`flow/run.sh`:
```
#!/bin/bash
# the make line also repeats each setting of config.mk as NAME=value (left out here)
make -C /OpenROAD-flow-scripts/flow DESIGN_CONFIG=/design/flow/config.mk WORK_HOME=/design/flow/orfs CLKGATE_MAP_FILE= finish
```
`flow/config.mk`:
```
export PLATFORM = sky130hd
export DESIGN_NAME = upsample_csc
export DESIGN_NICKNAME = upsample_csc
export VERILOG_FILES = /design/flow/design.v
export SDC_FILE = /design/flow/constraint.sdc
export NUM_CORES = 4
export LEC_CHECK = 0
export CAP_MARGIN = 20
export CORE_MARGIN = 2
export CORE_UTILIZATION = 58
export PLACE_DENSITY = 0.6
export SETUP_SLACK_MARGIN = -0.1
export SLEW_MARGIN = 20
export TNS_END_PERCENT = 5
```
`flow/constraint.sdc`:
```
create_clock -name core_clock -period 11.0 [get_ports {clk}]
set_input_delay 2.2000 -clock core_clock [delete_from_list [all_inputs] [get_ports {clk}]]
set_output_delay 2.2000 -clock core_clock [all_outputs]
set_load 0.01 [all_outputs]
```
`flow/design.v`:
```
typedef enum logic [2:0] {
	S_IDLE,
	S_ENABLE_UART_RX,
	S_WAIT_UART_RX,
	S_M1,
	S_M2,
	S_M3
}top_state_type;
typedef enum logic [5:0] {
	S_M1_IDLE,
	S_M1_Lead_in_0,
	S_M1_Lead_in_1,
	S_M1_Lead_in_2,
	S_M1_Lead_in_3,
	S_M1_Lead_in_4,
	S_M1_Lead_in_5,
	S_M1_Lead_in_6,
	S_M1_Lead_in_7,
	S_M1_Lead_in_8,
	S_M1_Loop_0,
	S_M1_Loop_1,
	S_M1_Loop_2,
	S_M1_Loop_3,
	S_M1_Loop_4,
	S_M1_Loop_5,
	S_M1_Loop_6,
	S_M1_Loop_7,
	S_M1_Loop_8,
	S_M1_Loop_9,
	S_M1_Loop_10,
	S_M1_Loop_11,
	S_M1_Loop_12,
	S_M1_Loop_13,
	S_M1_Loop_14,
	S_M1_Loop_15,
	S_M1_Lead_out_0,
	S_M1_Lead_out_1,
	S_M1_Lead_out_2,
	S_M1_Lead_out_3,
	S_M1_Lead_out_4,
	S_M1_Lead_out_5,
	S_M1_Lead_out_6,
	S_M1_Lead_out_7,
	S_M1_Lead_out_8,
	S_M1_Lead_out_9,
	S_M1_Lead_out_10,
	S_M1_Lead_out_11,
	S_M1_Lead_out_12,
	S_M1_Lead_out_13,
	S_M1_Lead_out_14,
	S_M1_Lead_out_15,
	S_M1_Lead_out_16,
	S_M1_Lead_out_17,
	S_M1_Lead_out_18,
	S_M1_Lead_out_19,
	S_M1_Lead_out_20,
	S_M1_Lead_out_21,
	S_M1_Lead_out_22,
	S_M1_Lead_out_23,
	S_M1_Lead_out_24,
	S_M1_Lead_out_25,
	S_M1_Lead_out_26,
	S_M1_Lead_out_27,
	S_M1_Lead_out_28,
	S_M1_Lead_out_29,
	S_M1_1,
	S_M1_DONE
}M1_state_type;
typedef enum logic [2:0] {
	S_M2_IDLE,
	S_M2_1,
	S_M2_DONE
}M2_state_type;
typedef enum logic [2:0] {
	S_M3_IDLE,
	S_M3_1,
	S_M3_DONE
}M3_state_type;
typedef enum logic [1:0] {
	S_RXC_IDLE,
	S_RXC_SYNC,
	S_RXC_ASSEMBLE_DATA,
	S_RXC_STOP_BIT
} RX_Controller_state_type;
typedef enum logic [2:0] {
	S_US_IDLE,
	S_US_STRIP_FILE_HEADER_1,
	S_US_STRIP_FILE_HEADER_2,
	S_US_START_FIRST_BYTE_RECEIVE,
	S_US_WRITE_FIRST_BYTE,
	S_US_START_SECOND_BYTE_RECEIVE,
	S_US_WRITE_SECOND_BYTE
} UART_SRAM_state_type;
typedef enum logic [3:0] {
	S_VS_WAIT_NEW_PIXEL_ROW,
	S_VS_NEW_PIXEL_ROW_DELAY_1,
	S_VS_NEW_PIXEL_ROW_DELAY_2,
	S_VS_NEW_PIXEL_ROW_DELAY_3,
	S_VS_NEW_PIXEL_ROW_DELAY_4,
	S_VS_NEW_PIXEL_ROW_DELAY_5,
	S_VS_FETCH_PIXEL_DATA_0,
	S_VS_FETCH_PIXEL_DATA_1,
	S_VS_FETCH_PIXEL_DATA_2,
	S_VS_FETCH_PIXEL_DATA_3
} VGA_SRAM_state_type;
`timescale 1ns/100ps
`default_nettype none
module M1 (
    input logic CLOCK_50_I,                    
    input logic resetn,                        
    input logic M1_start,
    output logic M1_done,
    input logic [15:0] M1_SRAM_read_data,
    output logic [15:0] M1_SRAM_write_data,
    output logic [17:0] M1_SRAM_address,
    output logic M1_SRAM_we_n,
    output logic [31:0] M1_mult_1_in1,
    output logic [31:0] M1_mult_1_in2,
    output logic [31:0] M1_mult_2_in1,
    output logic [31:0] M1_mult_2_in2,
    output logic [31:0] M1_mult_3_in1,
    output logic [31:0] M1_mult_3_in2,
    input logic [63:0] M1_mult_res_1,
    input logic [63:0] M1_mult_res_2,
    input logic [63:0] M1_mult_res_3
);
M1_state_type top_state;
parameter Y_base_address = 18'd0,
            U_base_address = 18'd38400,
             V_base_address = 18'd57600,
             RGB_base_address = 18'd146944,
        R_rem = 32'd14608704,
        G_rem = 32'd8879296,
        B_rem = 32'd18148672,
        Y_coe = 18'd76284,
        R_U_coe = 18'd0,
        R_V_coe = 18'd104595,
        G_U_coe = 18'd25624,
        G_V_coe = 18'd53281,
        B_U_coe = 18'd132251,
        B_V_coe = 18'd0,
        UV_5_coe = 18'd21,
        UV_3_coe = 18'd52,
        UV_1_coe = 18'd159,
        UV_rem = 18'd128;
logic [31:0] mult_op_1, mult_op_2, mult_op_3, mult_op_4, mult_op_5, mult_op_6;
logic [63:0] mult_res_1, mult_res_2, mult_res_3;
assign M1_mult_1_in1 = mult_op_1;
assign M1_mult_1_in2 = mult_op_2;
assign M1_mult_2_in1 = mult_op_3;
assign M1_mult_2_in2 = mult_op_4;
assign M1_mult_3_in1 = mult_op_5;
assign M1_mult_3_in2 = mult_op_6;
assign mult_res_1 = M1_mult_res_1;
assign mult_res_2 = M1_mult_res_2;
assign mult_res_3 = M1_mult_res_3;
logic [17:0] Y_counter;
logic [17:0] U_V_counter;
logic [17:0] RGB_counter;
logic [7:0] line_counter;
logic [15:0] Y_data;  
logic [7:0] U_prime_data;  
logic [7:0] U_buffer;  
logic [7:0] U_jplus5_data;
logic [7:0] U_jplus3_data;
logic [7:0] U_jplus1_data;
logic [7:0] U_jminus1_data;
logic [7:0] U_jminus3_data;
logic [7:0] U_jminus5_data;
logic [7:0] V_prime_data;  
logic [7:0] V_buffer;  
logic [7:0] V_jplus5_data;
logic [7:0] V_jplus3_data;
logic [7:0] V_jplus1_data;
logic [7:0] V_jminus1_data;
logic [7:0] V_jminus3_data;
logic [7:0] V_jminus5_data;
logic [63:0] R_data;  
logic [63:0] G_data;  
logic [63:0] B_data;  
logic start_buf;
always @(posedge CLOCK_50_I or negedge resetn) begin
    if (~resetn) begin
        top_state <= S_M1_IDLE;
        start_buf <= 1'b0;
        M1_done <= 1'b0;
        mult_op_1 <= 32'd0;
        mult_op_2 <= 32'd0;
        mult_op_3 <= 32'd0;
        mult_op_4 <= 32'd0;
        mult_op_5 <= 32'd0;
        mult_op_6 <= 32'd0;
        Y_counter <= 18'd0;
        U_V_counter <= 18'd0;
        RGB_counter <= 18'd0;
        Y_data <= 16'd0;
        U_prime_data <= 8'd0;
        U_buffer <= 8'd0;
        U_jplus5_data <= 8'd0;
        U_jplus3_data <= 8'd0;
        U_jplus1_data <= 8'd0;
        U_jminus1_data <= 8'd0;
        U_jminus3_data <= 8'd0;
        U_jminus5_data <= 8'd0;
        V_prime_data <= 8'd0;
        V_buffer <= 8'd0;
        V_jplus5_data <= 8'd0;
        V_jplus3_data <= 8'd0;
        V_jplus1_data <= 8'd0;
        V_jminus1_data <= 8'd0;
        V_jminus3_data <= 8'd0;
        V_jminus5_data <= 8'd0;
        R_data <= 8'd0;
        G_data <= 8'd0;
        B_data <= 8'd0;
        M1_SRAM_address <= 18'd0;
        M1_SRAM_write_data <= 16'd0;
        M1_SRAM_we_n <= 1'b1;
    end else begin
			start_buf <= M1_start;
        case (top_state)
        S_M1_IDLE: begin
            if(M1_start && ~start_buf) begin
              M1_SRAM_address <= Y_base_address + Y_counter;
                top_state <= S_M1_Lead_in_0;
            end
        end
        S_M1_Lead_in_0: begin
            M1_SRAM_address <= U_base_address + U_V_counter;
            M1_SRAM_we_n <= 1'b1;
            top_state <= S_M1_Lead_in_1;
        end
        S_M1_Lead_in_1: begin
            M1_SRAM_address <= V_base_address + U_V_counter;
            U_V_counter <= U_V_counter + 18'd1;
            top_state <= S_M1_Lead_in_2;
        end
        S_M1_Lead_in_2: begin
            M1_SRAM_address <= U_base_address + U_V_counter;
            Y_data <= M1_SRAM_read_data;  
            top_state <= S_M1_Lead_in_3;
        end
        S_M1_Lead_in_3: begin
            M1_SRAM_address <= V_base_address + U_V_counter;
            U_prime_data <= M1_SRAM_read_data[15:8];  
            U_jplus1_data <= M1_SRAM_read_data[7:0];  
            U_jminus1_data <= M1_SRAM_read_data[15:8];  
            U_jminus3_data <= M1_SRAM_read_data[15:8];  
            U_jminus5_data <= M1_SRAM_read_data[15:8];  
            top_state <= S_M1_Lead_in_4;
        end
        S_M1_Lead_in_4: begin
            V_prime_data <= M1_SRAM_read_data[15:8];  
            V_jplus1_data <= M1_SRAM_read_data[7:0];  
            V_jminus1_data <= M1_SRAM_read_data[15:8];  
            V_jminus3_data <= M1_SRAM_read_data[15:8];  
            V_jminus5_data <= M1_SRAM_read_data[15:8];  
            mult_op_1 <= Y_coe;
            mult_op_2 <= Y_data[15:8];
            mult_op_3 <= R_U_coe;
            mult_op_4 <= U_prime_data;
            mult_op_5 <= R_V_coe;
            mult_op_6 <= M1_SRAM_read_data[15:8];
            top_state <= S_M1_Lead_in_5;
        end
        S_M1_Lead_in_5: begin
            U_jplus5_data <= M1_SRAM_read_data[7:0];  
            U_jplus3_data <= M1_SRAM_read_data[15:8];  
            R_data <= (mult_res_1 + mult_res_3 - R_rem);
            mult_op_3 <= G_U_coe;
            mult_op_5 <= G_V_coe;
            top_state <= S_M1_Lead_in_6;
        end
        S_M1_Lead_in_6: begin
            V_jplus5_data <= M1_SRAM_read_data[7:0];  
            V_jplus3_data <= M1_SRAM_read_data[15:8];  
            G_data <= (mult_res_1 - mult_res_2 - mult_res_3 + G_rem);
            mult_op_3 <= B_U_coe;
            mult_op_5 <= B_V_coe;
        if (RGB_counter != 18'd0) RGB_counter <= RGB_counter + 18'd1;
            top_state <= S_M1_Lead_in_7;
        end
        S_M1_Lead_in_7: begin
            M1_SRAM_address <= RGB_base_address + RGB_counter;
            M1_SRAM_we_n <= 1'b0;
            M1_SRAM_write_data[15:8] <= (R_data[31] == 1'b1)?8'b0:((|R_data[30:24])?8'd255:R_data[23:16]);
            M1_SRAM_write_data[7:0] <= (G_data[31] == 1'b1)?8'b0:((|G_data[30:24])?8'd255:G_data[23:16]);;
            B_data <= (mult_res_1 + mult_res_2 - B_rem);
            mult_op_1 <= UV_5_coe;
            mult_op_2 <= U_jplus5_data + U_jminus5_data;
            mult_op_3 <= UV_3_coe;
            mult_op_4 <= U_jplus3_data + U_jminus3_data;
            mult_op_5 <= UV_1_coe;
            mult_op_6 <= U_jplus1_data + U_jminus1_data;
            Y_counter <= Y_counter + 18'd1;
            top_state <= S_M1_Lead_in_8;
        end
        S_M1_Lead_in_8: begin
            M1_SRAM_address <= Y_base_address + Y_counter;
            M1_SRAM_we_n <= 1'b1;
            U_prime_data <= (mult_res_1 - mult_res_2 + mult_res_3 + UV_rem) >> 8;
            mult_op_1 <= UV_5_coe;
            mult_op_2 <= V_jplus5_data + V_jminus5_data;
            mult_op_3 <= UV_3_coe;
            mult_op_4 <= V_jplus3_data + V_jminus3_data;
            mult_op_5 <= UV_1_coe;
            mult_op_6 <= V_jplus1_data + V_jminus1_data;
            U_V_counter <= U_V_counter + 18'd1;
            top_state <= S_M1_Loop_0;
        end
        S_M1_Loop_0: begin
            M1_SRAM_address <= U_base_address + U_V_counter;
            V_prime_data <= (mult_res_1 - mult_res_2 + mult_res_3 + UV_rem) >> 8;
            mult_op_1 <= Y_coe;
            mult_op_2 <= Y_data[7:0];
            mult_op_3 <= R_U_coe;
            mult_op_4 <= U_prime_data;
            mult_op_5 <= R_V_coe;
            mult_op_6 <= (mult_res_1 - mult_res_2 + mult_res_3 + UV_rem) >> 8;
            top_state <= S_M1_Loop_1;
        end
        S_M1_Loop_1: begin
            M1_SRAM_address <= V_base_address + U_V_counter;
            R_data <= (mult_res_1 + mult_res_3 - R_rem);
            mult_op_3 <= G_U_coe;
            mult_op_5 <= G_V_coe;
            RGB_counter <= RGB_counter + 18'd1;
            top_state <= S_M1_Loop_2;
        end
        S_M1_Loop_2: begin
            M1_SRAM_address <= RGB_base_address + RGB_counter;
            Y_data <= M1_SRAM_read_data;  
            M1_SRAM_we_n <= 1'b0;
            M1_SRAM_write_data[15:8] <= (B_data[31] == 1'b1)?8'b0:((|B_data[30:24])?8'd255:B_data[23:16]);;
            M1_SRAM_write_data[7:0] <= (R_data[31] == 1'b1)?8'b0:((|R_data[30:24])?8'd255:R_data[23:16]);;
            U_prime_data <= U_jplus1_data;
            G_data <= (mult_res_1 - mult_res_2 - mult_res_3 + G_rem);
            mult_op_3 <= B_U_coe;
            mult_op_5 <= B_V_coe;
            top_state <= S_M1_Loop_3;
        end
        S_M1_Loop_3: begin
            M1_SRAM_we_n <= 1'b1;
            U_buffer <= M1_SRAM_read_data[7:0];  
            U_jplus5_data <= M1_SRAM_read_data[15:8];  
            U_jplus3_data <= U_jplus5_data;  
            U_jplus1_data <= U_jplus3_data;  
            U_jminus1_data <= U_jplus1_data;  
            U_jminus3_data <= U_jminus1_data;
            U_jminus5_data <= U_jminus3_data;
            V_prime_data <= V_jplus1_data;
            B_data <= (mult_res_1 + mult_res_2 - B_rem);
            mult_op_1 <= Y_coe;
            mult_op_2 <= Y_data[15:8];
            mult_op_3 <= R_U_coe;
            mult_op_4 <= U_prime_data;
            mult_op_5 <= R_V_coe;
            mult_op_6 <= V_jplus1_data;
            RGB_counter <= RGB_counter + 18'd1;
            top_state <= S_M1_Loop_4;
        end
        S_M1_Loop_4: begin
            M1_SRAM_address <= RGB_base_address + RGB_counter;
            M1_SRAM_we_n <= 1'b0;
            M1_SRAM_write_data[15:8] <= (G_data[31] == 1'b1)?8'b0:((|G_data[30:24])?8'd255:G_data[23:16]);;
            M1_SRAM_write_data[7:0] <= (B_data[31] == 1'b1)?8'b0:((|B_data[30:24])?8'd255:B_data[23:16]);;
            V_buffer <= M1_SRAM_read_data[7:0];  
            V_jplus5_data <= M1_SRAM_read_data[15:8];  
            V_jplus3_data <= V_jplus5_data;  
            V_jplus1_data <= V_jplus3_data;  
            V_jminus1_data <= V_jplus1_data;  
            V_jminus3_data <= V_jminus1_data;
            V_jminus5_data <= V_jminus3_data;
            R_data <= (mult_res_1 + mult_res_3 - R_rem);
            mult_op_3 <= G_U_coe;
            mult_op_5 <= G_V_coe;
            top_state <= S_M1_Loop_5;
        end
        S_M1_Loop_5: begin
            M1_SRAM_we_n <= 1'b1;
            G_data <= (mult_res_1 - mult_res_2 - mult_res_3 + G_rem);
            mult_op_3 <= B_U_coe;
            mult_op_5 <= B_V_coe;
            RGB_counter <= RGB_counter + 18'd1;
            top_state <= S_M1_Loop_6;
        end
        S_M1_Loop_6: begin
            M1_SRAM_address <= RGB_base_address + RGB_counter;
            M1_SRAM_we_n <= 1'b0;
            M1_SRAM_write_data[15:8] <= (R_data[31] == 1'b1)?8'b0:((|R_data[30:24])?8'd255:R_data[23:16]);;
            M1_SRAM_write_data[7:0] <= (G_data[31] == 1'b1)?8'b0:((|G_data[30:24])?8'd255:G_data[23:16]);;
            B_data <= (mult_res_1 + mult_res_2 - B_rem);
            mult_op_1 <= UV_5_coe;
            mult_op_2 <= U_jplus5_data + U_jminus5_data;
            mult_op_3 <= UV_3_coe;
            mult_op_4 <= U_jplus3_data + U_jminus3_data;
            mult_op_5 <= UV_1_coe;
            mult_op_6 <= U_jplus1_data + U_jminus1_data;
            Y_counter <= Y_counter + 18'd1;
            top_state <= S_M1_Loop_7;
        end
        S_M1_Loop_7: begin
            M1_SRAM_address <= Y_base_address + Y_counter;
            M1_SRAM_we_n <= 1'b1;
            U_prime_data <= (mult_res_1 - mult_res_2 + mult_res_3 + UV_rem) >> 8;
            mult_op_2 <= V_jplus5_data + V_jminus5_data;
            mult_op_4 <= V_jplus3_data + V_jminus3_data;
            mult_op_6 <= V_jplus1_data + V_jminus1_data;
            top_state <= S_M1_Loop_8;
        end
        S_M1_Loop_8: begin
            V_prime_data <= (mult_res_1 - mult_res_2 + mult_res_3 + UV_rem) >> 8;
            mult_op_1 <= Y_coe;
            mult_op_2 <= Y_data[7:0];
            mult_op_3 <= R_U_coe;
            mult_op_4 <= U_prime_data;
            mult_op_5 <= R_V_coe;
            mult_op_6 <= (mult_res_1 - mult_res_2 + mult_res_3 + UV_rem) >> 8;
            top_state <= S_M1_Loop_9;
        end
        S_M1_Loop_9: begin
            R_data <= (mult_res_1 + mult_res_3 - R_rem);
            mult_op_3 <= G_U_coe;
            mult_op_5 <= G_V_coe;
            RGB_counter <= RGB_counter + 18'd1;
            top_state <= S_M1_Loop_10;
        end
        S_M1_Loop_10: begin
            M1_SRAM_address <= RGB_base_address + RGB_counter;
            Y_data <= M1_SRAM_read_data;  
            M1_SRAM_we_n <= 1'b0;
            M1_SRAM_write_data[15:8] <= (B_data[31] == 1'b1)?8'b0:((|B_data[30:24])?8'd255:B_data[23:16]);;
            M1_SRAM_write_data[7:0] <= (R_data[31] == 1'b1)?8'b0:((|R_data[30:24])?8'd255:R_data[23:16]);;
            U_prime_data <= U_jplus1_data;
            G_data <= (mult_res_1 - mult_res_2 - mult_res_3 + G_rem);
            mult_op_3 <= B_U_coe;
            mult_op_5 <= B_V_coe;
            top_state <= S_M1_Loop_11;
        end
        S_M1_Loop_11: begin
            M1_SRAM_we_n <= 1'b1;
            U_jplus5_data <= U_buffer;
            U_jplus3_data <= U_jplus5_data;  
            U_jplus1_data <= U_jplus3_data;  
            U_jminus1_data <= U_jplus1_data;  
            U_jminus3_data <= U_jminus1_data;
            U_jminus5_data <= U_jminus3_data;
            V_prime_data <= V_jplus1_data;
            B_data <= (mult_res_1 + mult_res_2 - B_rem);
            mult_op_1 <= Y_coe;
            mult_op_2 <= Y_data[15:8];
            mult_op_3 <= R_U_coe;
            mult_op_4 <= U_prime_data;
            mult_op_5 <= R_V_coe;
            mult_op_6 <= V_jplus1_data;
            RGB_counter <= RGB_counter + 18'd1;
            top_state <= S_M1_Loop_12;
        end
        S_M1_Loop_12: begin
            M1_SRAM_address <= RGB_base_address + RGB_counter;
            M1_SRAM_we_n <= 1'b0;
            M1_SRAM_write_data[15:8] <= (G_data[31] == 1'b1)?8'b0:((|G_data[30:24])?8'd255:G_data[23:16]);;
            M1_SRAM_write_data[7:0] <= (B_data[31] == 1'b1)?8'b0:((|B_data[30:24])?8'd255:B_data[23:16]);;
            V_jplus5_data <= V_buffer;
            V_jplus3_data <= V_jplus5_data;
            V_jplus1_data <= V_jplus3_data;
            V_jminus1_data <= V_jplus1_data;
            V_jminus3_data <= V_jminus1_data;
            V_jminus5_data <= V_jminus3_data;
            R_data <= (mult_res_1 + mult_res_3 - R_rem);
            mult_op_3 <= G_U_coe;
            mult_op_5 <= G_V_coe;
            top_state <= S_M1_Loop_13;
        end
        S_M1_Loop_13: begin
            M1_SRAM_we_n <= 1'b1;
            G_data <= (mult_res_1 - mult_res_2 - mult_res_3 + G_rem);
            mult_op_3 <= B_U_coe;
            mult_op_5 <= B_V_coe;
            RGB_counter <= RGB_counter + 18'd1;
            top_state <= S_M1_Loop_14;
        end
        S_M1_Loop_14: begin
            M1_SRAM_address <= RGB_base_address + RGB_counter;
            M1_SRAM_we_n <= 1'b0;
            M1_SRAM_write_data[15:8] <= (R_data[31] == 1'b1)?8'b0:((|R_data[30:24])?8'd255:R_data[23:16]);;
            M1_SRAM_write_data[7:0] <= (G_data[31] == 1'b1)?8'b0:((|G_data[30:24])?8'd255:G_data[23:16]);;
            B_data <= (mult_res_1 + mult_res_2 - B_rem);
            mult_op_1 <= UV_5_coe;
            mult_op_2 <= U_jplus5_data + U_jminus5_data;
            mult_op_3 <= UV_3_coe;
            mult_op_4 <= U_jplus3_data + U_jminus3_data;
            mult_op_5 <= UV_1_coe;
            mult_op_6 <= U_jplus1_data + U_jminus1_data;
            Y_counter <= Y_counter + 18'd1;
            top_state <= S_M1_Loop_15;
        end
        S_M1_Loop_15: begin
            M1_SRAM_address <= Y_base_address + Y_counter;
            M1_SRAM_we_n <= 1'b1;
            U_prime_data <= (mult_res_1 - mult_res_2 + mult_res_3 + UV_rem) >> 8;
            mult_op_2 <= V_jplus5_data + V_jminus5_data;
            mult_op_4 <= V_jplus3_data + V_jminus3_data;
            mult_op_6 <= V_jplus1_data + V_jminus1_data;
            if (U_V_counter % 18'd80 == 18'd79) begin
                top_state <= S_M1_Lead_out_0;
            end else begin
                U_V_counter <= U_V_counter + 18'd1;
                top_state <= S_M1_Loop_0;
        end
        end
        S_M1_Lead_out_0: begin
                        V_prime_data <= (mult_res_1 - mult_res_2 + mult_res_3 + UV_rem) >> 8;
                        mult_op_1 <= Y_coe;
                        mult_op_2 <= Y_data[7:0];
                        mult_op_3 <= R_U_coe;
                        mult_op_4 <= U_prime_data;
                        mult_op_5 <= R_V_coe;
                        mult_op_6 <= ((mult_res_1 - mult_res_2 + mult_res_3 + UV_rem) >> 8);
            top_state <= S_M1_Lead_out_1;
        end
        S_M1_Lead_out_1: begin
                        R_data <= (mult_res_1 + mult_res_3 - R_rem);
                        mult_op_3 <= G_U_coe;
                        mult_op_5 <= G_V_coe;
                        RGB_counter <= RGB_counter + 18'd1;
            top_state <= S_M1_Lead_out_2;
        end
        S_M1_Lead_out_2: begin
                        M1_SRAM_address <= RGB_base_address + RGB_counter;
                        Y_data <= M1_SRAM_read_data;
                        M1_SRAM_we_n <= 1'b0;
                        M1_SRAM_write_data[15:8] <= (B_data[31] == 1'b1)?8'b0:((|B_data[30:24])?8'd255:B_data[23:16]);;
                        M1_SRAM_write_data[7:0] <= (R_data[31] == 1'b1)?8'b0:((|R_data[30:24])?8'd255:R_data[23:16]);;
                        U_prime_data <= U_jplus1_data;
                        G_data <= (mult_res_1 - mult_res_2 - mult_res_3 + G_rem);
                        mult_op_3 <= B_U_coe;
                        mult_op_5 <= B_V_coe;
            top_state <= S_M1_Lead_out_3;
        end
        S_M1_Lead_out_3: begin
                        M1_SRAM_we_n <= 1'b1;
                        U_jplus3_data <= U_jplus5_data;
                        U_jplus1_data <= U_jplus3_data;
                        U_jminus1_data <= U_jplus1_data;
                        U_jminus3_data <= U_jminus1_data;
                        U_jminus5_data <= U_jminus3_data;
                        V_prime_data <= V_jplus1_data;
                        B_data <= (mult_res_1 + mult_res_2 - B_rem);
                        mult_op_1 <= Y_coe;
                        mult_op_2 <= Y_data[15:8];
                        mult_op_3 <= R_U_coe;
                        mult_op_4 <= U_prime_data;
                        mult_op_5 <= R_V_coe;
                        mult_op_6 <= V_jplus1_data;
                        RGB_counter <= RGB_counter + 18'd1;
            top_state <= S_M1_Lead_out_4;
        end
        S_M1_Lead_out_4: begin
                        M1_SRAM_address <= RGB_base_address + RGB_counter;
                        M1_SRAM_we_n <= 1'b0;
                        M1_SRAM_write_data[15:8] <= (G_data[31] == 1'b1)?8'b0:((|G_data[30:24])?8'd255:G_data[23:16]);;
                        M1_SRAM_write_data[7:0] <= (B_data[31] == 1'b1)?8'b0:((|B_data[30:24])?8'd255:B_data[23:16]);;
                        V_jplus3_data <= V_jplus5_data;
                        V_jplus1_data <= V_jplus3_data;
                        V_jminus1_data <= V_jplus1_data;
                        V_jminus3_data <= V_jminus1_data;
                        V_jminus5_data <= V_jminus3_data;
                        R_data <= (mult_res_1 + mult_res_3 - R_rem);
                        mult_op_3 <= G_U_coe;
                        mult_op_5 <= G_V_coe;
            top_state <= S_M1_Lead_out_5;
        end
        S_M1_Lead_out_5: begin
                        M1_SRAM_we_n <= 1'b1;
                        G_data <= (mult_res_1 - mult_res_2 - mult_res_3 + G_rem);
                        mult_op_3 <= B_U_coe;
                        mult_op_5 <= B_V_coe;
                        RGB_counter <= RGB_counter + 18'd1;
            top_state <= S_M1_Lead_out_6;
        end
        S_M1_Lead_out_6: begin
                        M1_SRAM_address <= RGB_base_address + RGB_counter;
                        M1_SRAM_we_n <= 1'b0;
                        M1_SRAM_write_data[15:8] <= (R_data[31] == 1'b1)?8'b0:((|R_data[30:24])?8'd255:R_data[23:16]);;
                        M1_SRAM_write_data[7:0] <= (G_data[31] == 1'b1)?8'b0:((|G_data[30:24])?8'd255:G_data[23:16]);;
                        B_data <= (mult_res_1 + mult_res_2 - B_rem);
                        mult_op_1 <= UV_5_coe;
                        mult_op_2 <= U_jplus5_data + U_jminus5_data;
                        mult_op_3 <= UV_3_coe;
                        mult_op_4 <= U_jplus3_data + U_jminus3_data;
                        mult_op_5 <= UV_1_coe;
                        mult_op_6 <= U_jplus1_data + U_jminus1_data;
                        Y_counter <= Y_counter + 18'd1;
            top_state <= S_M1_Lead_out_7;
        end
        S_M1_Lead_out_7: begin
                        M1_SRAM_address <= Y_base_address + Y_counter;
                        M1_SRAM_we_n <= 1'b1;
                        U_prime_data <= (mult_res_1 - mult_res_2 + mult_res_3 + UV_rem) >> 8;
                        mult_op_2 <= V_jplus5_data + V_jminus5_data;
                        mult_op_4 <= V_jplus3_data + V_jminus3_data;
                        mult_op_6 <= V_jplus1_data + V_jminus1_data;
            top_state <= S_M1_Lead_out_8;
        end
        S_M1_Lead_out_8: begin
                        V_prime_data <= (mult_res_1 - mult_res_2 + mult_res_3 + UV_rem) >> 8;
                        mult_op_1 <= Y_coe;
                        mult_op_2 <= Y_data[7:0];
                        mult_op_3 <= R_U_coe;
                        mult_op_4 <= U_prime_data;
                        mult_op_5 <= R_V_coe;
                        mult_op_6 <= ((mult_res_1 - mult_res_2 + mult_res_3 + UV_rem) >> 8);
            top_state <= S_M1_Lead_out_9;
        end
        S_M1_Lead_out_9: begin
                        R_data <= (mult_res_1 + mult_res_3 - R_rem);
                        mult_op_3 <= G_U_coe;
                        mult_op_5 <= G_V_coe;
                        RGB_counter <= RGB_counter + 18'd1;
            top_state <= S_M1_Lead_out_10;
        end
        S_M1_Lead_out_10: begin
                        M1_SRAM_address <= RGB_base_address + RGB_counter;
                        Y_data <= M1_SRAM_read_data;
                        M1_SRAM_we_n <= 1'b0;
                        M1_SRAM_write_data[15:8] <= (B_data[31] == 1'b1)?8'b0:((|B_data[30:24])?8'd255:B_data[23:16]);;
                        M1_SRAM_write_data[7:0] <= (R_data[31] == 1'b1)?8'b0:((|R_data[30:24])?8'd255:R_data[23:16]);;
                        U_prime_data <= U_jplus1_data;
                        G_data <= (mult_res_1 - mult_res_2 - mult_res_3 + G_rem);
                        mult_op_3 <= B_U_coe;
                        mult_op_5 <= B_V_coe;
            top_state <= S_M1_Lead_out_11;
        end
        S_M1_Lead_out_11: begin
                        M1_SRAM_we_n <= 1'b1;
                        U_jplus1_data <= U_jplus3_data;
                        U_jminus1_data <= U_jplus1_data;
                        U_jminus3_data <= U_jminus1_data;
                        U_jminus5_data <= U_jminus3_data;
                        V_prime_data <= V_jplus1_data;
                        B_data <= (mult_res_1 + mult_res_2 - B_rem);
                        mult_op_1 <= Y_coe;
                        mult_op_2 <= Y_data[15:8];
                        mult_op_3 <= R_U_coe;
                        mult_op_4 <= U_prime_data;
                        mult_op_5 <= R_V_coe;
                        mult_op_6 <= V_jplus1_data;
                        RGB_counter <= RGB_counter + 18'd1;
            top_state <= S_M1_Lead_out_12;
        end
        S_M1_Lead_out_12: begin
                        M1_SRAM_address <= RGB_base_address + RGB_counter;
                        M1_SRAM_we_n <= 1'b0;
                        M1_SRAM_write_data[15:8] <= (G_data[31] == 1'b1)?8'b0:((|G_data[30:24])?8'd255:G_data[23:16]);;
                        M1_SRAM_write_data[7:0] <= (B_data[31] == 1'b1)?8'b0:((|B_data[30:24])?8'd255:B_data[23:16]);;
                        V_jplus1_data <= V_jplus3_data;
                        V_jminus1_data <= V_jplus1_data;
                        V_jminus3_data <= V_jminus1_data;
                        V_jminus5_data <= V_jminus3_data;
                        R_data <= (mult_res_1 + mult_res_3 - R_rem);
                        mult_op_3 <= G_U_coe;
                        mult_op_5 <= G_V_coe;
            top_state <= S_M1_Lead_out_13;
        end
        S_M1_Lead_out_13: begin
                        M1_SRAM_we_n <= 1'b1;
                        G_data <= (mult_res_1 - mult_res_2 - mult_res_3 + G_rem);
                        mult_op_3 <= B_U_coe;
                        mult_op_5 <= B_V_coe;
                        RGB_counter <= RGB_counter + 18'd1;
            top_state <= S_M1_Lead_out_14;
        end
        S_M1_Lead_out_14: begin
                        M1_SRAM_address <= RGB_base_address + RGB_counter;
                        M1_SRAM_we_n <= 1'b0;
                        M1_SRAM_write_data[15:8] <= (R_data[31] == 1'b1)?8'b0:((|R_data[30:24])?8'd255:R_data[23:16]);;
                        M1_SRAM_write_data[7:0] <= (G_data[31] == 1'b1)?8'b0:((|G_data[30:24])?8'd255:G_data[23:16]);;
                        B_data <= (mult_res_1 + mult_res_2 - B_rem);
                        mult_op_1 <= UV_5_coe;
                        mult_op_2 <= U_jplus5_data + U_jminus5_data;
                        mult_op_3 <= UV_3_coe;
                        mult_op_4 <= U_jplus3_data + U_jminus3_data;
                        mult_op_5 <= UV_1_coe;
                        mult_op_6 <= U_jplus1_data + U_jminus1_data;
                        Y_counter <= Y_counter + 18'd1;
            top_state <= S_M1_Lead_out_15;
        end
        S_M1_Lead_out_15: begin
                        M1_SRAM_address <= Y_base_address + Y_counter;
                        M1_SRAM_we_n <= 1'b1;
                        U_prime_data <= (mult_res_1 - mult_res_2 + mult_res_3 + UV_rem) >> 8;
                        mult_op_2 <= V_jplus5_data + V_jminus5_data;
                        mult_op_4 <= V_jplus3_data + V_jminus3_data;
                        mult_op_6 <= V_jplus1_data + V_jminus1_data;
            top_state <= S_M1_Lead_out_16;
        end
        S_M1_Lead_out_16: begin
                        V_prime_data <= (mult_res_1 - mult_res_2 + mult_res_3 + UV_rem) >> 8;
                        mult_op_1 <= Y_coe;
                        mult_op_2 <= Y_data[7:0];
                        mult_op_3 <= R_U_coe;
                        mult_op_4 <= U_prime_data;
                        mult_op_5 <= R_V_coe;
                        mult_op_6 <= ((mult_res_1 - mult_res_2 + mult_res_3 + UV_rem) >> 8);
            top_state <= S_M1_Lead_out_17;
        end
        S_M1_Lead_out_17: begin
                        R_data <= (mult_res_1 + mult_res_3 - R_rem);
                        mult_op_3 <= G_U_coe;
                        mult_op_5 <= G_V_coe;
                        RGB_counter <= RGB_counter + 18'd1;
            top_state <= S_M1_Lead_out_18;
        end
        S_M1_Lead_out_18: begin
                        M1_SRAM_address <= RGB_base_address + RGB_counter;
                        Y_data <= M1_SRAM_read_data;
                        M1_SRAM_we_n <= 1'b0;
                        M1_SRAM_write_data[15:8] <= (B_data[31] == 1'b1)?8'b0:((|B_data[30:24])?8'd255:B_data[23:16]);;
                        M1_SRAM_write_data[7:0] <= (R_data[31] == 1'b1)?8'b0:((|R_data[30:24])?8'd255:R_data[23:16]);;
                        U_prime_data <= U_jplus1_data;
                        G_data <= (mult_res_1 - mult_res_2 - mult_res_3 + G_rem);
                        mult_op_3 <= B_U_coe;
                        mult_op_5 <= B_V_coe;
            top_state <= S_M1_Lead_out_19;
        end
        S_M1_Lead_out_19: begin
                        M1_SRAM_we_n <= 1'b1;
                        U_jminus1_data <= U_jplus1_data;
                        U_jminus3_data <= U_jminus1_data;
                        U_jminus5_data <= U_jminus3_data;
                        V_prime_data <= V_jplus1_data;
                        B_data <= (mult_res_1 + mult_res_2 - B_rem);
                        mult_op_1 <= Y_coe;
                        mult_op_2 <= Y_data[15:8];
                        mult_op_3 <= R_U_coe;
                        mult_op_4 <= U_prime_data;
                        mult_op_5 <= R_V_coe;
                        mult_op_6 <= V_jplus1_data;
                        RGB_counter <= RGB_counter + 18'd1;
            top_state <= S_M1_Lead_out_20;
        end
        S_M1_Lead_out_20: begin
                        M1_SRAM_address <= RGB_base_address + RGB_counter;
                        M1_SRAM_we_n <= 1'b0;
                        M1_SRAM_write_data[15:8] <= (G_data[31] == 1'b1)?8'b0:((|G_data[30:24])?8'd255:G_data[23:16]);;
                        M1_SRAM_write_data[7:0] <= (B_data[31] == 1'b1)?8'b0:((|B_data[30:24])?8'd255:B_data[23:16]);;
                        V_jminus1_data <= V_jplus1_data;
                        V_jminus3_data <= V_jminus1_data;
                        V_jminus5_data <= V_jminus3_data;
                        R_data <= (mult_res_1 + mult_res_3 - R_rem);
                        mult_op_3 <= G_U_coe;
                        mult_op_5 <= G_V_coe;
            top_state <= S_M1_Lead_out_21;
        end
        S_M1_Lead_out_21: begin
                        M1_SRAM_we_n <= 1'b1;
                        G_data <= (mult_res_1 - mult_res_2 - mult_res_3 + G_rem);
                        mult_op_3 <= B_U_coe;
                        mult_op_5 <= B_V_coe;
                        RGB_counter <= RGB_counter + 18'd1;
            top_state <= S_M1_Lead_out_22;
        end
        S_M1_Lead_out_22: begin
                        M1_SRAM_address <= RGB_base_address + RGB_counter;
                        M1_SRAM_we_n <= 1'b0;
                        M1_SRAM_write_data[15:8] <= (R_data[31] == 1'b1)?8'b0:((|R_data[30:24])?8'd255:R_data[23:16]);;
                        M1_SRAM_write_data[7:0] <= (G_data[31] == 1'b1)?8'b0:((|G_data[30:24])?8'd255:G_data[23:16]);;
                        B_data <= (mult_res_1 + mult_res_2 - B_rem);
                        mult_op_1 <= UV_5_coe;
                        mult_op_2 <= U_jplus5_data + U_jminus5_data;
                        mult_op_3 <= UV_3_coe;
                        mult_op_4 <= U_jplus3_data + U_jminus3_data;
                        mult_op_5 <= UV_1_coe;
                        mult_op_6 <= U_jplus1_data + U_jminus1_data;
            top_state <= S_M1_Lead_out_23;
        end
        S_M1_Lead_out_23: begin
                        M1_SRAM_we_n <= 1'b1;
                        U_prime_data <= (mult_res_1 - mult_res_2 + mult_res_3 + UV_rem) >> 8;
                        mult_op_2 <= V_jplus5_data + V_jminus5_data;
                        mult_op_4 <= V_jplus3_data + V_jminus3_data;
                        mult_op_6 <= V_jplus1_data + V_jminus1_data;
            top_state <= S_M1_Lead_out_24;
        end
        S_M1_Lead_out_24: begin
                        V_prime_data <= (mult_res_1 - mult_res_2 + mult_res_3 + UV_rem) >> 8;
                        mult_op_1 <= Y_coe;
                        mult_op_2 <= Y_data[7:0];
                        mult_op_3 <= R_U_coe;
                        mult_op_4 <= U_prime_data;
                        mult_op_5 <= R_V_coe;
                        mult_op_6 <= ((mult_res_1 - mult_res_2 + mult_res_3 + UV_rem) >> 8);
            top_state <= S_M1_Lead_out_25;
        end
        S_M1_Lead_out_25: begin
                        R_data <= (mult_res_1 + mult_res_3 - R_rem);
                        mult_op_3 <= G_U_coe;
                        mult_op_5 <= G_V_coe;
                        RGB_counter <= RGB_counter + 18'd1;
            top_state <= S_M1_Lead_out_26;
        end
        S_M1_Lead_out_26: begin
                        M1_SRAM_address <= RGB_base_address + RGB_counter;
                        M1_SRAM_we_n <= 1'b0;
                        M1_SRAM_write_data[15:8] <= (B_data[31] == 1'b1)?8'b0:((|B_data[30:24])?8'd255:B_data[23:16]);;
                        M1_SRAM_write_data[7:0] <= (R_data[31] == 1'b1)?8'b0:((|R_data[30:24])?8'd255:R_data[23:16]);;
                        G_data <= (mult_res_1 - mult_res_2 - mult_res_3 + G_rem);
                        mult_op_3 <= B_U_coe;
                        mult_op_5 <= B_V_coe;
            top_state <= S_M1_Lead_out_27;
        end
        S_M1_Lead_out_27: begin
                        M1_SRAM_we_n <= 1'b1;
                        B_data <= (mult_res_1 + M1_mult_res_2 - B_rem);
                        RGB_counter <= RGB_counter + 18'd1;
            top_state <= S_M1_Lead_out_28;
        end
        S_M1_Lead_out_28: begin
                        M1_SRAM_address <= RGB_base_address + RGB_counter;
                        M1_SRAM_we_n <= 1'b0;
                        M1_SRAM_write_data[15:8] <= (G_data[31] == 1'b1)?8'b0:((|G_data[30:24])?8'd255:G_data[23:16]);;
                        M1_SRAM_write_data[7:0] <= (B_data[31] == 1'b1)?8'b0:((|B_data[30:24])?8'd255:B_data[23:16]);;
            Y_counter <= Y_counter + 18'd1;
            top_state <= S_M1_Lead_out_29;
        end
        S_M1_Lead_out_29: begin
            M1_SRAM_we_n <= 1'b1;
            M1_SRAM_address <= Y_base_address + Y_counter;
            if (Y_counter >= 18'd38399) begin
                top_state <= S_M1_1;
            end else begin
                U_V_counter <= U_V_counter + 18'd1;
                top_state <= S_M1_Lead_in_0;
            end
        end
        S_M1_1: begin
            top_state <= S_M1_DONE;
        end
        S_M1_DONE: begin
            M1_done <= 1'b1;
        end
        default: top_state <= S_M1_IDLE;
        endcase
    end
end
endmodule
`timescale 1ns/100ps
`default_nettype none
module upsample_csc (
    input  logic        clk,
    input  logic        resetn,
    input  logic        start,
    output logic        done,
    input  logic [15:0] sram_read_data,
    output logic [15:0] sram_write_data,
    output logic [17:0] sram_address,
    output logic        sram_we_n
);
logic [31:0] mult_1_in1, mult_1_in2;
logic [31:0] mult_2_in1, mult_2_in2;
logic [31:0] mult_3_in1, mult_3_in2;
logic [63:0] mult_1_res, mult_2_res, mult_3_res;
assign mult_1_res = mult_1_in1 * mult_1_in2;
assign mult_2_res = mult_2_in1 * mult_2_in2;
assign mult_3_res = mult_3_in1 * mult_3_in2;
M1 M1_unit (
    .CLOCK_50_I(clk),
    .resetn(resetn),
    .M1_start(start),
    .M1_done(done),
    .M1_SRAM_read_data(sram_read_data),
    .M1_SRAM_write_data(sram_write_data),
    .M1_SRAM_address(sram_address),
    .M1_SRAM_we_n(sram_we_n),
    .M1_mult_1_in1(mult_1_in1),
    .M1_mult_1_in2(mult_1_in2),
    .M1_mult_2_in1(mult_2_in1),
    .M1_mult_2_in2(mult_2_in2),
    .M1_mult_3_in1(mult_3_in1),
    .M1_mult_3_in2(mult_3_in2),
    .M1_mult_res_1(mult_1_res),
    .M1_mult_res_2(mult_2_res),
    .M1_mult_res_3(mult_3_res)
);
endmodule
```
==> flow_metrics.tcl, run 1 <==
# place-and-route summary
set metrics [dict create \
    status "no timing/DRC/antenna violations" \
    warnings 108 \
    startpoint "M1_unit.mult_op_1[13]" \
    via_per_inst 5.71 \
    grt_max_degree 87 \
    dieHeight_um 290 \
    cp_max_fo 5 \
    ys_area_mm2 0.0473 \
    area_delta_synth_final_pct 9.94 \
    drv_slew 0 \
    chip_area_mm2 0.0839 \
    synth_area_mm2 0.0473 \
    grt_pass1_vias 36936 \
    grt_overflow 0 \
    clkTransAtPathRegs_ns 0.06 \
    hold_depth 2 \
    cp.required_ns 11.43 \
    rrSetupSlack_ns 0.41 \
    dr.pass1.iters 6 \
    ys_types 113 \
    yosysWarnings 1 \
    critPathMostFrequentCell "ha_1" \
    fin_skew_ns 0.0547 \
    syn_nets 6567 \
    synthXorXnorAreaFrac_pct 5.30 \
    hpwl_um 106000 \
    async_reset_ff_share_pct 100 \
    min_path_type "register to register" \
    edf_count 0 \
    top_cell_area_share_pct 23.3 \
    num-fill-cells 7063 \
    numSynthFlops 343 \
    rr_worst_depth 49 \
    flop_cell "dfrtp_1" \
    path_depth 49 \
    worstHoldStart "M1_unit.M1_SRAM_we_n" \
    r2r_end "M1_unit.mult_op_6[31]" \
    grt_util_all_layers_pct 31.2 \
    critical_path_class "register to register" \
    hold_end "M1_unit.M1_SRAM_we_n" \
    drc 0 \
    synthCells 5294 \
    fp.dieW_um 290 \
    nets 6736 \
    wl_um 129000 \
    fin_ws_ns 0.406 \
    worstSkewPairLatency_ns 0.62 \
    crit_path_start_kind "register" \
    cts_buffers 42 \
    cts_root_buf "clkbuf_16" \
    max-cap-violations 0 \
    vias 37425 \
    ant_nets 0 \
    finalHoldViolations 0 \
    fin_crit_ns 10.59 \
    timing.fmax_ghz 0.0944 \
    num_rows 104 \
    avgRoutedWirePerCell_um 19.6 \
    ys_sh_simple_pct 12.7 \
    muxShareOfSynthArea_pct 1.24 \
    yosys-top-cells-area "ha_1, dfrtp_1, fa_1" \
    top_cells_by_count "inv_1, ha_1, nand2_1" \
    io_buffers 54 \
    cp_num_buf_inv 11 \
    setup_viol 0 \
    ys_sh_aoi_pct 14.7 \
    antenna_found_initial 1 \
    worst_setup_path_end_kind "register" \
    endpoint "M1_unit.mult_op_6[31]" \
    synth-adder-area-share_pct 39.1 \
    dpl_worst_slack_ns -0.382 \
    drt_iter0_drc 2738 \
    arrival_ns 11.03 \
    pin_count 55 \
    yosysSeqAreaShare_pct 18.1 \
    grt_pass1_wl_um 205000 \
    critPathSlowestCell "or4b_2" \
    worstMarginPinSlew_ns 1.03 \
    crit_path_max_incr_delay_ns 0.65 \
    slew_headroom_pct 31.2 \
    fin_crit_sh_pct 96.3 \
    syn_area_per_cell_um2 8.94 \
    numClockSinks 343 \
    synth.largest_area_cell "ha_1" \
    h-tree-depth 2 \
    worstReg2RegStart "M1_unit.mult_op_1[13]" \
    top_logic_kind "adder cells" \
    initCoreUtil_pct 58.7 \
    most_common_cell "inv_1" \
    clock_path_buffers 3 \
    cts_tree "done" \
    core-area_mm2 0.0807 \
    path_delay_family "adder cells" \
    diodes 0 \
    yosys_cells 5294 \
    gp_congestion 0.962 \
]
[final cells by class]
class / count / area, µm² / area share, %
well taps: 1060 / 1330 / 2.55
clock buffers: 63 / 1260 / 2.42
inverters: 939 / 3520 / 6.77
multi-input cells: 3850 / 34800 / 67.0
clock inverters: 14 / 200 / 0.385
flip-flops and latches: 343 / 8590 / 16.5
repair buffers: 287 / 2300 / 4.41
[timing repair]
action | in CTS | in global routing
hold buffers | 0 | 0
pin swaps | 1 | 25
setup endpoints to repair | 4 | 7
resized | 7 | 62
buffers inserted | 4 | 5
[per-layer routing]
| metal | up-vias | part of all wire [%] | GRT usage [%] |
|---|---|---|---|
| met5 | - | 0 | 0 |
| met4 | 0 | 3.2 | 9.51 |
| met3 | 181 | 5.1 | 3.53 |
| met2 | 939 | 46 | 50.2 |
| met1 | 18137 | 46 | 44.2 |
| li1 | 18168 | - | - |
[through the flow]
stage	util, %	setup TNS, ns	std cells	hold WS [ns]	instance area, µm²
2_1_floorplan	-	0	5294	0.441	47300
3_3_place_gp	62.3	-0.354	6469	0.447	50200
3_5_place_dp	62.3	-1.20	6469	0.464	50200
4_1_cts	64.1	-0.141	6550	0.476	51700
5_1_grt	64.5	-0.425	6556	0.499	52000
6_report	64.5	0	6556	0.468	52000
==> inputs of run 2 (changes only) <==
Settings changed: CAP_MARGIN 20 to 10, CELL_PAD_IN_SITES_DETAIL_PLACEMENT set to 1, CELL_PAD_IN_SITES_GLOBAL_PLACEMENT set to 1, CORE_ASPECT_RATIO set to 1.0, CORE_UTILIZATION 58 to 32, PLACE_DENSITY 0.6 to not set, PLACE_DENSITY_LB_ADDON set to 0.07, SETUP_SLACK_MARGIN -0.1 to 1.64, SLEW_MARGIN 20 to 40, TNS_END_PERCENT 5 to not set.
Clock period 11.0 ns to 12.5 ns, I/O delays scaled along.
==> run 2 against run 1 <==
Effect of this change: still clean on timing, DRC and antenna; sequential share of layout area down 0.32 points; register-to-register slack gained 1.7 ns; cell area is 2.1% higher; die area grew 80%; critical endpoint unchanged.
==> flow_metrics.tcl, run 2 <==
# place-and-route summary
set metrics [dict create \
    status "no timing/DRC/antenna violations" \
    worstHoldStart "M1_unit.R_data[30]" \
    cp_num_buf_inv 6 \
    rsz0062_at_grt "no" \
    chip_area_mm2 0.151 \
    fin_crit_sh_pct 83.4 \
    wl_um 163000 \
    critical_path_class "register to register" \
    drv_slew 0 \
    tns_ns 0 \
    r2r_end "M1_unit.mult_op_6[31]" \
    worstSkewPairLatency_ns 0.66 \
    critPathSlowestCell "or4b_4" \
    grt_max_degree 89 \
    max-cap-violations 0 \
    drc 0 \
    muxShareOfSynthArea_pct 1.24 \
    fin_skew_ns 0.0456 \
    worstMarginPinSlew_ns 0.899 \
    yosys-top-cells-area "ha_1, dfrtp_1, fa_1" \
    ant_nets 0 \
    fin_crit_ns 10.42 \
    h-tree-depth 2 \
    drt_iter0_drc 1583 \
    cp_max_fo 6 \
    ys_sh_simple_pct 12.7 \
    core-area_mm2 0.147 \
    pin_count 55 \
    ys_area_mm2 0.0473 \
    worst_setup_path_end_kind "register" \
    io_buffers 54 \
    grt_util_all_layers_pct 21.8 \
    endpoint "M1_unit.mult_op_6[31]" \
    cp.required_ns 12.99 \
    numClockSinks 343 \
    async_reset_ff_share_pct 100 \
    num_rows 141 \
    startpoint "M1_unit.mult_op_1[13]" \
    dr.pass1.iters 7 \
    most_common_cell "inv_1" \
    crit_path_max_incr_delay_ns 0.56 \
    hold_depth 2 \
    gp_congestion 0.824 \
    setup_viol 0 \
    top_cells_by_count "inv_1, ha_1, nand2_1" \
    synthXorXnorAreaFrac_pct 5.30 \
    synth-adder-area-share_pct 39.1 \
    grt_pass1_vias 40244 \
    timing.fmax_ghz 0.0959 \
    synth.largest_area_cell "ha_1" \
    dieHeight_um 389 \
    ys_sh_aoi_pct 14.7 \
    seq_area_mm2 0.00859 \
    antenna_found_initial 7 \
    path_delay_family "adder cells" \
    vias 37273 \
    dp.cells 7193 \
    slew_headroom_pct 39.9 \
    min_path_type "register to register" \
    nets 6632 \
    num-fill-cells 16938 \
    hpwl_um 136000 \
    hold_ws_ns 0.469 \
    numSynthFlops 343 \
    path_depth 47 \
    grt_overflow 0 \
    syn_nets 6567 \
    edf_count 0 \
    yosysSeqAreaShare_pct 18.1 \
    cts_buffers 48 \
    clkTransAtPathRegs_ns 0.06 \
    ys_types 113 \
    fp.dieW_um 389 \
    initCoreUtil_pct 32.1 \
    comb_area_mm2 0.0355 \
    instances_no_fill 7325 \
    yosysWarnings 1 \
    synth_area_mm2 0.0473 \
    synthCells 5294 \
    avgRoutedWirePerCell_um 22.3 \
    fin_util_pct 36.0 \
    cts_root_buf "clkbuf_16" \
    top_cell_area_share_pct 23.3 \
    flop_cell "dfrtp_1" \
    arrival_ns 10.91 \
    rrSetupSlack_ns 2.08 \
    yosys_cells 5294 \
    warnings 106 \
    crit_path_start_kind "register" \
    clock_path_buffers 3 \
    top_logic_kind "adder cells" \
    cts_tree "done" \
    area_delta_synth_final_pct 12.2 \
    via_per_inst 5.09 \
    hold_end "M1_unit.R_data[30]" \
    worstReg2RegStart "M1_unit.mult_op_1[13]" \
    finalHoldViolations 0 \
    rr_worst_depth 47 \
    syn_area_per_cell_um2 8.94 \
    grt_pass1_wl_um 253000 \
]
-- run 2: what timing repair did --
item / 4_1_cts / 5_1_grt
resized: 52 / 127
pin swaps: 18 / 59
setup buffers: 16 / 29
endpoints found under the hold margin: 0 / 0
hold buffers: 0 / 0
endpoints found under the setup margin: 11 / 15
-- run 2: layer usage --
layer,vias to the layer above,GRT usage [%],part of all wire (%)
li1,17927,-,-
met1,18825,30.1,48
met2,389,37.4,48
met3,132,1.72,2.0
met4,0,4.07,2.0
met5,-,0,0
-- run 2: metrics by stage --
stage / setup WS (ns) / area, µm²
after floorplan: 1.76 / 47300
after global placement: 0.650 / 50200
after detailed placement: 0.521 / 50400
after CTS: 1.65 / 52200
after global routing: 1.49 / 53100
final: 2.08 / 53100
-- run 2: final cells by class --
cell class,instances,share of cell area (%)
Clock buffer,62,2.53
Sequential cell,343,16.2
Inverter,939,6.64
Tap cell,1930,4.55
Multi-Input combinational cell,3850,66.8
Timing Repair Buffer,177,2.93
Antenna cell,3,0.0141
Clock inverter,21,0.325
==> inputs of run 3 (changes only) <==
Settings changed: ABC_AREA set to 1, CAP_MARGIN 10 to 5, CELL_PAD_IN_SITES_GLOBAL_PLACEMENT 1 to 2, CORE_ASPECT_RATIO 1.0 to not set, CORE_MARGIN 2 to 7, CORE_UTILIZATION 32 to 18, CTS_CLUSTER_DIAMETER set to 55, GPL_ROUTABILITY_DRIVEN set to 0, MAX_ROUTING_LAYER set to met4, MIN_ROUTING_LAYER set to met1, PLACE_DENSITY set to 0.64, PLACE_DENSITY_LB_ADDON 0.07 to not set, SETUP_SLACK_MARGIN 1.64 to -0.72, SLEW_MARGIN 40 to 30.
Clock period 12.5 ns to 7.82 ns, I/O delays scaled along.
==> run 3 against run 2 <==
Effect of this change: the layout now fails its checks (negative setup slack); final cell count rose by 44%; register-to-register slack got worse by 3.7 ns; global-route usage decreased by 9.1 points; non-clock buffer count up 820; flip-flop count stayed put; count of clock-buffer cells in the layout increased by 35; critical path type unchanged; highest routed layer unchanged.
==> flow_metrics.tcl, run 3 <==
# place-and-route summary
set metrics [dict create \
    worstReg2RegStart "M1_unit.mult_op_1[13]" \
    initCoreUtil_pct 18.1 \
    crit_path_start_kind "register" \
    endpoint "M1_unit.G_data[31]" \
    num_rows 188 \
    wl_um 175000 \
    chip_area_mm2 0.279 \
    critPathSlowestCell "fa_1" \
    dieHeight_um 529 \
    muxShareOfSynthArea_pct 0.0525 \
    path_depth 50 \
    async_reset_ff_share_pct 100 \
    critical_path_class "register to register" \
    synth_area_mm2 0.0477 \
    top_cells_by_count "inv_1, nand2_1, ha_1" \
    ys_sh_simple_pct 16.3 \
    dr.pass1.iters 7 \
    top_logic_kind "adder cells" \
    rr_worst_depth 50 \
    synthCells 6020 \
    ys_types 68 \
    setup_viol 65 \
    violatedChecks "negative setup slack" \
    io_buffers 54 \
    drt_iter0_drc 1395 \
    syn_area_per_cell_um2 7.92 \
    startpoint "M1_unit.mult_op_1[13]" \
    fin_ws_ns -1.61 \
    finalHoldViolations 0 \
    rrSetupSlack_ns -1.61 \
    numClockSinks 343 \
    cts_tree "done" \
    grt_max_degree 109 \
    clock_path_buffers 3 \
    slew_headroom_pct 32.4 \
    grt_overflow 0 \
    worst_setup_path_end_kind "register" \
    r2r_end "M1_unit.G_data[31]" \
    hold_depth 2 \
    status "complete, but fails checks" \
    dpl_worst_slack_ns -2.06 \
    cts_buffers 71 \
    vias 42904 \
    grt_util_all_layers_pct 12.7 \
    nets 8248 \
    yosys_cells 6020 \
    ys_sh_aoi_pct 10.2 \
    worstSkewPairLatency_ns 0.69 \
    most_common_cell "inv_1" \
    syn_nets 7293 \
    top_cell_area_share_pct 23.1 \
    yosysWarnings 1 \
    avgRoutedWirePerCell_um 16.5 \
    antenna_found_initial 3 \
    flop_cell "dfrtp_1" \
    yosys-top-cells-area "ha_1, dfrtp_1, fa_1" \
    numSynthFlops 343 \
    timing.fmax_ghz 0.106 \
    critPathMostFrequentCell "ha_4" \
    grt_pass1_wl_um 274000 \
    path_delay_family "adder cells" \
    worstMarginPinSlew_ns 1.01 \
    hold_end "M1_unit.M1_done" \
    yosysSeqAreaShare_pct 18.0 \
    min_path_type "register to register" \
    cp.required_ns 8.36 \
    fin_crit_ns 9.43 \
    drc 0 \
    worstHoldStart "M1_unit.M1_done" \
    synth.largest_area_cell "ha_1" \
    max-cap-violations 0 \
    ant_nets 0 \
    fin_crit_sh_pct 121 \
    hold_ws_ns 0.478 \
    area_delta_synth_final_pct 38.6 \
    warnings 111 \
    clkTransAtPathRegs_ns 0.05 \
    h-tree-depth 3 \
    cp_max_fo 6 \
    fin_util_pct 25.1 \
    via_per_inst 4.07 \
    pin_count 55 \
    hpwl_um 143000 \
    fin_skew_ns 0.0693 \
    fp.dieW_um 529 \
    core-area_mm2 0.263 \
    arrival_ns 9.96 \
    grt_pass1_vias 47912 \
    ys_area_mm2 0.0477 \
    drv_slew 0 \
    crit_path_max_incr_delay_ns 0.55 \
    cp_num_buf_inv 11 \
    synthXorXnorAreaFrac_pct 4.24 \
    cts_root_buf "clkbuf_16" \
    synth-adder-area-share_pct 38.8 \
    hold_buffers 0 \
    rsz0062_at_grt "yes" \
    edf_count 0 \
]
run 3: layout make-up:
class	count	area (µm²)
Clock inverter	34	546
Multi-Input combinational cell	4127	37000
Fill cell	31402	197000
Tap cell	3515	4400
Inverter	1435	5450
Clock buffer	97	2070
Antenna cell	1	2.50
Sequential cell	343	8600
Timing Repair Buffer	997	7990
run 3: through the flow:
step	TNS [ns]	cells	instance area, µm²
6_report	-53.40	10549	66100
5_1_grt	-90.92	10549	66100
4_1_cts	-69.20	10553	63800
3_5_place_dp	-81.32	10246	58500
3_3_place_gp	-70.55	10246	58500
2_1_floorplan	-20.23	6020	48300
run 3: timing repair:
action	CTS	global route
pin swaps	191	272
setup buffers	189	83
setup endpoints to repair	52	64
hold endpoints to repair	0	0
gates resized	330	439
run 3: per-layer routing:
layer / vias up / GRT usage [%] / routed length [µm]
met2: 427 / 21.8 / 85800
met1: 21359 / 16.0 / 80300
met4: 0 / 3.09 / 4800
met5: - / - / 0
li1: 20909 / - / -
met3: 209 / 1.22 / 3660
==> inputs of run 4 (changes only) <==
Settings changed: CELL_PAD_IN_SITES_GLOBAL_PLACEMENT 2 to 0, GPL_ROUTABILITY_DRIVEN 0 to not set, MAX_ROUTING_LAYER met4 to not set, MIN_ROUTING_LAYER met1 to met2, SETUP_SLACK_MARGIN -0.72 to 2.06, SLEW_MARGIN 30 to 0.
Clock period 7.82 ns to 13.2 ns, I/O delays scaled along.
==> run 4 against run 3 <==
Effect of this change: maximum frequency down 13%; setup slack gained 4.0 ns; synthesized cell count unchanged; critical path type unchanged; count of clock-buffer cells in the layout shrank 30; largest cell class unchanged; cell area fell by 17%; synthesized area unchanged; sequential share of layout area grew 2.7 points; via count increased by 32%; flip-flop count unchanged; the run now finishes clean; non-clock buffer count fell by 895; final cell count down 8.8%.
==> flow_metrics.tcl, run 4 <==
# place-and-route summary
set metrics [dict create \
    status "no timing/DRC/antenna violations" \
    most_common_cell "inv_1" \
    cts_root_buf "clkbuf_16" \
    rrSetupSlack_ns 2.35 \
    min_path_type "register to register" \
    crit_path_start_kind "register" \
    post_dp_cell_area_mm2 0.0524 \
    fin_crit_ns 10.85 \
    synth.largest_area_cell "ha_1" \
    timing.fmax_ghz 0.0921 \
    grt_overflow 0 \
    yosysWarnings 1 \
    crit_path_max_incr_delay_ns 0.57 \
    worstSkewPairLatency_ns 0.67 \
    fin_skew_ns 0.0328 \
    synthXorXnorAreaFrac_pct 4.24 \
    yosys_cells 6020 \
    drc 0 \
    wl_um 163000 \
    avgRoutedWirePerCell_um 16.9 \
    grt_pass1_vias 65431 \
    syn_area_per_cell_um2 7.92 \
    async_reset_ff_share_pct 100 \
    gp_congestion 0.950 \
    endpoint "M1_unit.mult_op_6[31]" \
    critPathSlowestCell "fa_1" \
    via_per_inst 5.91 \
    fin_crit_sh_pct 82.2 \
    edf_count 0 \
    drv_slew 0 \
    ys_types 68 \
    hpwl_um 128000 \
    warnings 110 \
    startpoint "M1_unit.mult_op_1[13]" \
    top_cells_by_count "inv_1, nand2_1, ha_1" \
    numClockSinks 343 \
    hold_depth 2 \
    max-cap-violations 0 \
    yosys-top-cells-area "ha_1, dfrtp_1, fa_1" \
    grt_max_degree 144 \
    worstMarginPinSlew_ns 1.25 \
    clock_path_buffers 3 \
    fin_util_pct 20.7 \
    setup_viol 0 \
    synthCells 6020 \
    initCoreUtil_pct 18.1 \
    io_buffers 54 \
    h-tree-depth 2 \
    rsz0062_at_grt "yes" \
    core-area_mm2 0.263 \
    yosysSeqAreaShare_pct 18.0 \
    top_cell_area_share_pct 23.1 \
    vias 56831 \
    muxShareOfSynthArea_pct 0.0525 \
    area_delta_synth_final_pct 14.4 \
    cts_buffers 53 \
    ys_sh_simple_pct 16.3 \
    chip_area_mm2 0.279 \
    arrival_ns 11.39 \
    flop_cell "dfrtp_1" \
    ant_nets 0 \
    antenna_found_initial 1 \
    clkTransAtPathRegs_ns 0.06 \
    worstHoldStart "M1_unit.M1_done" \
    cp.required_ns 13.74 \
    grt_util_all_layers_pct 17.0 \
    critical_path_class "register to register" \
    path_delay_family "adder cells" \
    num_rows 188 \
    slew_headroom_pct 16.7 \
    hold_ws_ns 0.473 \
    fin_area_mm2 0.0546 \
    finalHoldViolations 0 \
    cp_max_fo 8 \
    synth-adder-area-share_pct 38.8 \
    numSynthFlops 343 \
    path_depth 50 \
    r2r_end "M1_unit.mult_op_6[31]" \
    dr.pass1.iters 10 \
    fp.dieW_um 529 \
    drt_iter0_drc 10586 \
    hold_end "M1_unit.M1_done" \
    pin_count 55 \
    syn_nets 7293 \
    grt_pass1_wl_um 251000 \
    nets 7335 \
    worstReg2RegStart "M1_unit.mult_op_1[13]" \
    cp_num_buf_inv 11 \
    num-fill-cells 31973 \
    tns_ns 0 \
    cts_tree "done" \
    rr_worst_depth 50 \
    worst_setup_path_end_kind "register" \
    ys_area_mm2 0.0477 \
    synth_area_mm2 0.0477 \
    critPathMostFrequentCell "inv_1" \
    dieHeight_um 529 \
    ys_sh_aoi_pct 10.2 \
    top_logic_kind "adder cells" \
]
-- run 4: stage by stage --
stage / instances / setup WS [ns]
6_report: 9623 / 2.35
5_1_grt: 9619 / 1.98
4_1_cts: 9607 / 2.07
3_5_place_dp: 9510 / 1.85
3_3_place_gp: 9510 / 2.34
2_1_floorplan: 6020 / 3.53
-- run 4: layer usage --
| layer | routed length, µm | part of all wire (%) | GRT usage, % |
|---|---|---|---|
| met5 | 1700 | 1.0 | 7.02 |
| met4 | 19100 | 12 | 3.85 |
| met3 | 63000 | 39 | 22.0 |
| met2 | 79000 | 49 | 20.6 |
| met1 | 0 | 0 | - |
-- run 4: area by class of cell --
class                           instances  area [µm²]  share of cell area (%)
Multi-Input combinational cell       4127       33400                    61.1
Sequential cell                       343        8590                    15.7
Inverter                             1435        5410                    9.92
Tap cell                             3515        4400                    8.06
Clock buffer                           67        1500                    2.75
Timing Repair Buffer                  102         953                    1.75
Clock inverter                         30         332                   0.608
Antenna cell                            4        10.0                  0.0183
-- run 4: timing repair --
action / CTS / global route
pin swaps: 0 / 2
gates cloned: 0 / 0
gates resized: 5 / 58
endpoints found under the setup margin: 11 / 22
setup buffers: 0 / 10
hold buffers: 0 / 0
